v37:
// pixel_sort_asc
module pixel_sort_asc (
	 input clk, reset, soft_rst,
	 input enable, 
	 input      [15:0] Pixel_in1, Pixel_in2, Pixel_in3, Pixel_in4 , Pixel_in5 , Pixel_in6, Pixel_in7, Pixel_in8,
	 output reg [15:0] Pixel_out1, Pixel_out2, Pixel_out3, Pixel_out4 , Pixel_out5 , Pixel_out6, Pixel_out7, Pixel_out8,    output reg valid_out
);
Settings: LEC_CHECK=0, CAP_MARGIN=20, CORE_MARGIN=2, CORE_UTILIZATION=51, SETUP_SLACK_MARGIN=1.0, SLEW_MARGIN=20; clock period 20.2 ns.
run.sh (not shown) runs the stock make flow with config.mk's settings and CLKGATE_MAP_FILE=.
v37 did not finish; a tool error ended it in global routing.
For v18, these inputs were changed with respect to v37:
Settings: SETUP_SLACK_MARGIN changed from 1.0 to -1.53; CORE_UTILIZATION changed from 51 to 58; the clock period (ns, I/O delays scaled along) changed from 20.2 to 26.6.
### Flow results
- Run status, v18: aborted in global routing, error GRT-0116
- v18 vs. v37: post-synthesis adder-cell area fraction about even, mean instance size in the synthesized netlist about even, die boundary width fell 6.1%, synthesized area about even, total of cells resized after clock tree synthesis fell about 65%.
- Compare v37 and v18 | vertical die dimension lower: v18
- Number of placed instances, taps included, v18 vs v37: down by a few percent
- Taking v37 over v18, the number of setup buffers added after CTS ratio works out to 2.4.
- Relative to v37, placer's final routability congestion estimate increased by 0.010 in v18.
- Reported for v37 and v18, number of buffers inserted by hold repair at cts turned out identical to the last digit.


Starting RTL as in the previous note.
Design pixel_sort_asc, start of the top module:
module pixel_sort_asc (
	 input clk, reset, soft_rst,
	 input enable, 
	 input      [15:0] Pixel_in1, Pixel_in2, Pixel_in3, Pixel_in4 , Pixel_in5 , Pixel_in6, Pixel_in7, Pixel_in8,
	 output reg [15:0] Pixel_out1, Pixel_out2, Pixel_out3, Pixel_out4 , Pixel_out5 , Pixel_out6, Pixel_out7, Pixel_out8,    output reg valid_out
);
Settings: LEC_CHECK=0, ABC_AREA=1, CAP_MARGIN=20, CORE_ASPECT_RATIO=1.39, CORE_MARGIN=2, CORE_UTILIZATION=72, CTS_CLUSTER_DIAMETER=294, CTS_CLUSTER_SIZE=99, PLACE_DENSITY=0.85, SETUP_SLACK_MARGIN=-1.09, SLEW_MARGIN=20, TNS_END_PERCENT=10; clock period 19.4 ns.
The starting point aborted during 3_5_place_dp (DPL-0038).
Rerun with:
ABC_AREA = default   (was 1)
CORE_ASPECT_RATIO = default   (was 1.39)
CORE_UTILIZATION = 68   (was 72)
CTS_CLUSTER_DIAMETER = default   (was 294)
CTS_CLUSTER_SIZE = default   (was 99)
PLACE_DENSITY = default   (was 0.85)
SETUP_SLACK_MARGIN = default   (was -1.09)
TNS_END_PERCENT = default   (was 10)
clock period = 16.6 ns   (was 19.4 ns; I/O delays follow)
Effect: The changed run stopped in 3_5_place_dp. Die size increases by 11%. Area after synthesis went up by 4.7%. Synthesized cell count shrinks by 9.3%.
Rerun with:
CORE_UTILIZATION = 57   (was 68)
SETUP_SLACK_MARGIN = -1.04   (was default)
clock period = 34.2 ns   (was 16.6 ns; I/O delays follow)
After rerunning: Now the flow never finished: it broke off in 5_1_grt with GRT-0232. Synthesized cell count stays the same. Synthesized area does not change. Die area grows by 19%.
Rerun with:
CORE_UTILIZATION = 40   (was 57)
SETUP_SLACK_MARGIN = 1.0   (was -1.04)
clock period = 36.5 ns   (was 34.2 ns; I/O delays follow)
Result:
- With this change the flow completed with no timing, DRC or antenna violations
- area after synthesis is unchanged
- die size rises by 42%
- synthesized cell count does not change
Rerun with:
CORE_UTILIZATION = 57   (was 40)
SETUP_SLACK_MARGIN = -2.0   (was 1.0)
TNS_END_PERCENT = 5   (was default)
clock period = 36.0 ns   (was 36.5 ns; I/O delays follow)
With this change the flow finished with negative setup slack left.
Wire length goes down by 10%.
Worst hold slack loses 100 ps.
Cell count goes down by 10%.


== the reference run ==
pixel_sort_asc again, from the RTL that the note above started with.
==> flow/design.v (excerpt) <==
module pixel_sort_asc (
	 input clk, reset, soft_rst,
	 input enable, 
	 input      [15:0] Pixel_in1, Pixel_in2, Pixel_in3, Pixel_in4 , Pixel_in5 , Pixel_in6, Pixel_in7, Pixel_in8,
	 output reg [15:0] Pixel_out1, Pixel_out2, Pixel_out3, Pixel_out4 , Pixel_out5 , Pixel_out6, Pixel_out7, Pixel_out8,    output reg valid_out
);
integer i, j;
reg [15:0] array [1:8]; 
reg [15:0] temp;
reg [15:0] in1, in2, in3, in4, in5, in6, in7, in8;
always @(posedge clk)
 begin
 if (reset)
     begin
	  in1 <= 0;
	  in2 <= 0; 
	  in3 <= 0; 
	  in4 <=	0;
	  in5 <=	0; 
	  in6 <=	0; 
	  in7 <=	0; 
	  in8 <=	0; 
	  valid_out <= 0; 
		 Pixel_out1 <= 0;
		 Pixel_out2 <= 0;
		 Pixel_out3 <= 0;
		 Pixel_out4 <= 0;
		 Pixel_out5 <= 0;
		 Pixel_out6 <= 0;
		 Pixel_out7 <= 0;
		 Pixel_out8 <= 0; 
	  end 
	  else if(soft_rst)
		 begin 
	    in1 <=  0;
		 in2 <=  0; 
	    in3 <=  0; 
	    in4 <=	0;
	    in5 <=	0; 
	    in6 <=	0; 
	    in7 <=	0; 
	    in8 <=	0; 
	    valid_out <= 0; 
		 Pixel_out1 <= 0;
		 Pixel_out2 <= 0;
		 Pixel_out3 <= 0;
		 Pixel_out4 <= 0;
		 Pixel_out5 <= 0;
		 Pixel_out6 <= 0;
		 Pixel_out7 <= 0;
		 Pixel_out8 <= 0; 
       end
		 else  if(enable)
		 begin
       valid_out <= 1;
		in1<= Pixel_in1;
		in2<= Pixel_in2; 
		in3<= Pixel_in3; 
		in4<= Pixel_in4;  
		in5<=	Pixel_in5; 
		in6<=	Pixel_in6; 
		in7<=	Pixel_in7; 
		in8<=	Pixel_in8; 
		 Pixel_out1 <= array[8];
		 Pixel_out2 <= array[7];
		 Pixel_out3 <= array[6];
		 Pixel_out4 <= array[5];
		 Pixel_out5 <= array[4];
		 Pixel_out6 <= array[3];
  ...
make LEC_CHECK=0 CAP_MARGIN=20 CORE_ASPECT_RATIO=1.98 CORE_MARGIN=2 CORE_UTILIZATION=40 GPL_ROUTABILITY_DRIVEN=0 GPL_TIMING_DRIVEN=0 SETUP_SLACK_MARGIN=5.0 SLEW_MARGIN=20 TNS_END_PERCENT=70 finish   # period 38.0 ns
The following lists how the trial run was set up differently from the reference run:
- swapping 40 for 58 in CORE_UTILIZATION
- clearing CORE_ASPECT_RATIO, which used to be 1.98
- clearing TNS_END_PERCENT, which used to be 70
- clearing GPL_ROUTABILITY_DRIVEN, which used to be 0
- clearing GPL_TIMING_DRIVEN, which used to be 0
Delta (the trial run minus the reference run): synthesized cell count barely changed; adder-cell area share of the yosys netlist held steady.
The trial run did not make it past global routing (5_1_grt), where a tool error ended it.
Placement-stage worst setup slack on the trial run is up relative to the reference run.
Between the reference run and the trial run, floorplan-stage core utilization is higher for the trial run, the reference run comes in under that.
Cmp the reference run and the trial run / number of buffers inserted to repair setup after CTS / higher: the reference run
Number of CTS-inserted buffers down 8 in the trial run wrt the reference run
In the floorplan summary, the trial run is listed with a die area less than that of the reference run.
On async set or reset register ratio after synthesis, the reference run and the trial run are basically level.
